== onyx ==
// boom_pro
module boom_pro(sw7,start,clk,led,seg,sw_input,row,seg_cat,btn6,buzzer,green,red);
Size: about 250 flip-flops, roughly 25,000 um2 of cells after synthesis.
Settings: LEC_CHECK=0, CAP_MARGIN=20, CORE_MARGIN=2, CORE_UTILIZATION=72, CTS_CLUSTER_SIZE=41, SETUP_SLACK_MARGIN=1.2, SLEW_MARGIN=20; clock period 9.32 ns.
run.sh (not shown) runs the stock make flow with config.mk's settings and CLKGATE_MAP_FILE=.
onyx finished end to end and its layout was clean on timing, DRC and antenna.
> inputs changed (onyx -> raven)
Settings: a deleted CTS_CLUSTER_SIZE that had been 41; a deleted SETUP_SLACK_MARGIN that had been 1.2; a change of CORE_UTILIZATION from 72 to 40; a change of the clock period (ns, I/O delays scaled along) from 9.32 to 9.41.
[summary]
The final reports for raven and onyx show via count of the first global-routing pass lower in the former.
raven vs. onyx: clock-pin transition on the worst setup and hold timing paths has remained practically unchanged, setup fix buffers added after clock tree synthesis has decreased, relative area change from synthesis to final layout has decreased.
| post-route minimum period | raven vs onyx | worse |
Taking onyx as the reference, in raven pin count of the biggest net entering global routing -19.
[compare] base=onyx new=raven: path length in cells of the critical path down about 20%, routed wire length decreased by about 4.4% relative to the old numbers, total routing resource utilization after global routing -17 points.

========
boom_pro again, from the RTL that the note above started with.
make LEC_CHECK=0 ABC_AREA=0 CAP_MARGIN=20 CELL_PAD_IN_SITES_GLOBAL_PLACEMENT=0 CORE_ASPECT_RATIO=1.48 CORE_MARGIN=2 CORE_UTILIZATION=58 CTS_CLUSTER_DIAMETER=51 GPL_TIMING_DRIVEN=1 MAX_ROUTING_LAYER=met5 MIN_ROUTING_LAYER=met1 PLACE_DENSITY_LB_ADDON=0.14 SETUP_SLACK_MARGIN=0.44 SLEW_MARGIN=20 TNS_END_PERCENT=100 finish   # period 7.94 ns
The first run completed, yet does not pass: negative setup slack.
Rerun with:
Settings changed: ABC_AREA 0 to 1, CORE_ASPECT_RATIO 1.48 to 0.5, CORE_UTILIZATION 58 to 72, CTS_CLUSTER_DIAMETER 51 to unset, CTS_CLUSTER_SIZE set to 14, PLACE_DENSITY_LB_ADDON 0.14 to 0.2, SETUP_SLACK_MARGIN 0.44 to unset, SLEW_MARGIN 20 to 40.
Clock period 7.94 ns to 6.17 ns, I/O delays scaled along.
What happened:
- The changed run completed, yet does not pass: negative setup slack
- sequential share of layout area shrinks by 0.95 points
- design area went up by a few percent
- count of clock-buffer cells in the layout stays the same
- die size is lower by about a fifth
- final cell count rose by about a fifth
- via count goes up by about a fifth
- utilization goes up by 18 points
- worst setup slack got worse by 0.73 ns
Rerun with:
Settings changed: ABC_AREA 1 to unset, CELL_PAD_IN_SITES_GLOBAL_PLACEMENT 0 to unset, CORE_ASPECT_RATIO 0.5 to unset, CORE_UTILIZATION 72 to 40, CTS_CLUSTER_SIZE 14 to unset, GPL_TIMING_DRIVEN 1 to unset, MAX_ROUTING_LAYER met5 to unset, MIN_ROUTING_LAYER met1 to unset, PLACE_DENSITY_LB_ADDON 0.2 to unset, SLEW_MARGIN 40 to 20, TNS_END_PERCENT 100 to unset.
Clock period 6.17 ns to 9.91 ns, I/O delays scaled along.
Now the flow produced a clean layout.
Via count is lower by about a fifth.
Die size rose by well over a third.
Area after synthesis went down by a few percent.
Core utilization shrinks by 39 points.
Flip-flop count is unchanged.
Global-route usage falls by 22 points.
Final area falls by a little under a tenth.
Wire length drops by about a fifth.
Final cell count is lower by roughly a tenth.
Sequential share of layout area rises by 1.5 points.
Rerun with:
Settings changed: CORE_UTILIZATION 40 to 64.
Clock period 9.91 ns to 9.32 ns, I/O delays scaled along.
Outcome:
- final cell count came out lower by 8.5%
- global-route usage came out higher by 11 points
- via count came out higher by 0.96%
Rerun with:
Settings changed: CORE_UTILIZATION 64 to 45.
Clock period 9.32 ns to 9.91 ns, I/O delays scaled along.
Die area rises by 41%.
Maximum frequency falls by 5.4%.
Synthesized area does not change.
Wire length rises by 3.6%.
Final area rises by 0.90%.
Synthesized cell count is unchanged.
Final cell count rises by 6.4%.

========
Starting RTL as in the previous note.
// boom_pro
module boom_pro(sw7,start,clk,led,seg,sw_input,row,seg_cat,btn6,buzzer,green,red);
clock: 9.32 ns
lec_check: 0
abc_area: 1
cap_margin: 20
core_aspect_ratio: 0.5
core_margin: 2
core_utilization: 72
cts_cluster_size: 73
place_density: 0.65
setup_slack_margin: 2.72
slew_margin: 20
tns_end_percent: 5
The starting point ran to the end with no violations.
Change:
- ABC_AREA: 1 -> default
- CORE_ASPECT_RATIO: 0.5 -> default
- CORE_UTILIZATION: 72 -> 9
- CTS_CLUSTER_SIZE: 73 -> default
- PLACE_DENSITY: 0.65 -> default
- SETUP_SLACK_MARGIN: 2.72 -> default
- TNS_END_PERCENT: 5 -> default
- clock period: 9.32 -> 23.5 ns (I/O delays scaled with it)
The new run finished with timing, DRC and antenna clean. Count of clock-buffer cells in the layout climbs by 10. Worst hold slack got worse by 9.7 ps. Worst setup slack improved by 12000 ps. Cell count climbs by 58%. Register-to-register slack improved by 12000 ps. Global-route usage drops by 36 points. Area after synthesis drops by 3.5%. Cell area climbs by 5.6%. Via count drops by 19%.
Change:
- CORE_UTILIZATION: 9 -> 40
- SETUP_SLACK_MARGIN: default -> 0.1
- clock period: 23.5 -> 9.91 ns (I/O delays scaled with it)
The new run went through all stages and came out clean.
Non-clock buffer count grows by 7.
Core utilization grows by 33 points.
Critical path depth grows by 2.
Worst hold slack is better by 4.7 ps.
Setup slack is worse by 13000 ps.
Via count grows by 2.3%.
Routed wire length grows by 0.88%.
Synthesized area stays the same.
Change:
- ABC_AREA: default -> 1
- CORE_UTILIZATION: 40 -> 72
- CTS_CLUSTER_SIZE: default -> 13
- HOLD_SLACK_MARGIN: default -> -0.1
- PLACE_DENSITY_LB_ADDON: default -> 0.2
- SETUP_SLACK_MARGIN: 0.1 -> -0.08
- clock period: 9.91 -> 6.65 ns (I/O delays scaled with it)
Now the flow produced a layout that fails on setup timing.
Area after synthesis came out higher by 3.7%.
Cell area rises by 11%.
Non-clock buffer count rises by 170.
Global-route usage climbs by 27 points.
Critical path depth came out higher by 16.

========
== try-ember ==
boom_pro again, from the RTL that the note above started with.
Design boom_pro, start of the top module:
module boom_pro(sw7,start,clk,led,seg,sw_input,row,seg_cat,btn6,buzzer,green,red);
    input sw7,start,clk,btn6;        
    input [6:0] sw_input;            
    output buzzer;                   
    output [7:0] row,red,green;      
    output [7:0] seg_cat;            
    output [7:0] seg;                
    output reg [6:0] led;            
    reg [1:0] ps_input_times;        
    reg success;                     
    reg [6:0] password;              
    reg [1:0] game_state;            
    reg [4:0] countdown_times;       
    reg [4:0] user_defined_cdtime;   
    reg btn6_before;                 
    wire [4:0] leave_times;          
    wire [1:0] music_state;          
    wire [1:0] countdown_state;      
    wire [6:0] changing_pw;          
    wire btn6_pulse;                 
    wire start_pulse;                
    always @(posedge clk) begin
        if (!sw7) begin
            btn6_before<=0;
            user_defined_cdtime<=0;
            ps_input_times<=0;
            led<=0;
            success<=0;
            game_state<=0;
            password<=0;
            countdown_times<=0;
            user_defined_cdtime<=0;
        end
        else begin
            if (game_state==0) begin
                if (start_pulse) begin
                    success<=0;
                    btn6_before<=0;
                    game_state<=1;
                    countdown_times<=5;
                    password<=changing_pw;
                end
                if (sw_input[6]==1) begin
  ...
clock: 6.52 ns
lec_check: 0
abc_area: 1
cap_margin: 20
cell_pad_in_sites_global_placement: 0
core_aspect_ratio: 0.89
core_margin: 2
core_utilization: 72
cts_cluster_diameter: 28
cts_cluster_size: 80
gpl_timing_driven: 1
max_routing_layer: met5
min_routing_layer: met1
place_density_lb_addon: 0.2
setup_slack_margin: 1.57
slew_margin: 40
tns_end_percent: 100
try-ember did not run to completion, as it errored out during global routing (5_1_grt).
#### Input delta (try-amber over try-ember)
Settings: CTS_CLUSTER_SIZE now 14, was 80; SETUP_SLACK_MARGIN no longer set, was 1.57; CTS_CLUSTER_DIAMETER no longer set, was 28.
[summary]
Nothing crashed in try-amber and all stages finished; the problem is that the final layout failed, the offending checks being negative setup slack.
try-ember -> try-amber: placed cell area decreased slightly
As far as vertical die size goes, try-ember and try-amber are indistinguishable; the numbers are identical.
try-amber -> try-ember: placer's final routability congestion estimate flat
The following lists how try-lagoon was set up differently from try-amber:
Settings: setting CTS_CLUSTER_DIAMETER to 28 for the first time; changing SLEW_MARGIN from 40 to 0; setting SETUP_SLACK_MARGIN to 1.57 for the first time.
Notes after the runs:
Reported for try-lagoon and try-amber, post-synthesis instance area turned out identical to the last digit. The log for try-lagoon ends in global routing (5_1_grt) with error GRT-0116, so the run never completed. [compare] base=try-amber new=try-lagoon: share of async-settable or async-resettable flops after synthesis held steady, number of gates resized after cts grew by 78%, H-tree depth reported by CTS grew by 2, number of placed instances with taps included held steady.
Setup changes, try-lagoon to try-quartz
Settings: clearing SETUP_SLACK_MARGIN, which used to be 1.57; clearing TNS_END_PERCENT, which used to be 100; clearing ABC_AREA, which used to be 1; clearing MIN_ROUTING_LAYER, which used to be met1; clearing CELL_PAD_IN_SITES_GLOBAL_PLACEMENT, which used to be 0; clearing CTS_CLUSTER_DIAMETER, which used to be 28; clearing CTS_CLUSTER_SIZE, which used to be 14; clearing MAX_ROUTING_LAYER, which used to be met5; swapping 20 for 5 in CAP_MARGIN; clearing PLACE_DENSITY_LB_ADDON, which used to be 0.2; swapping 0 for 20 in SLEW_MARGIN; clearing GPL_TIMING_DRIVEN, which used to be 1; clearing CORE_ASPECT_RATIO, which used to be 0.89; swapping 6.52 for 6.76 in the clock period (ns, I/O delays scaled along).
--- outcome ---
In try-quartz the implementation completed, yet the final layout does not meet the checks, the culprit being negative setup slack.
try-lagoon never completed, since it errored out during global routing (5_1_grt).
try-quartz ends up with a site row count that is 4.6% higher than in try-lagoon.
Comparing try-lagoon and try-quartz, the higher global placement routability congestion was measured on try-lagoon.
Looking at largest family of logic cells by area, the simple AND/OR/NAND/NOR gates result is from try-lagoon; the adder cells one comes from try-quartz.
try-quartz vs try-lagoon: mean cell area of the mapped netlist up
Cell count listed in synth_stat.txt (try-lagoon / try-quartz): 1.2
try-quartz vs try-lagoon, number of placed instances, taps included went down by 17%.
Die area delta (try-quartz − try-lagoon): favourable
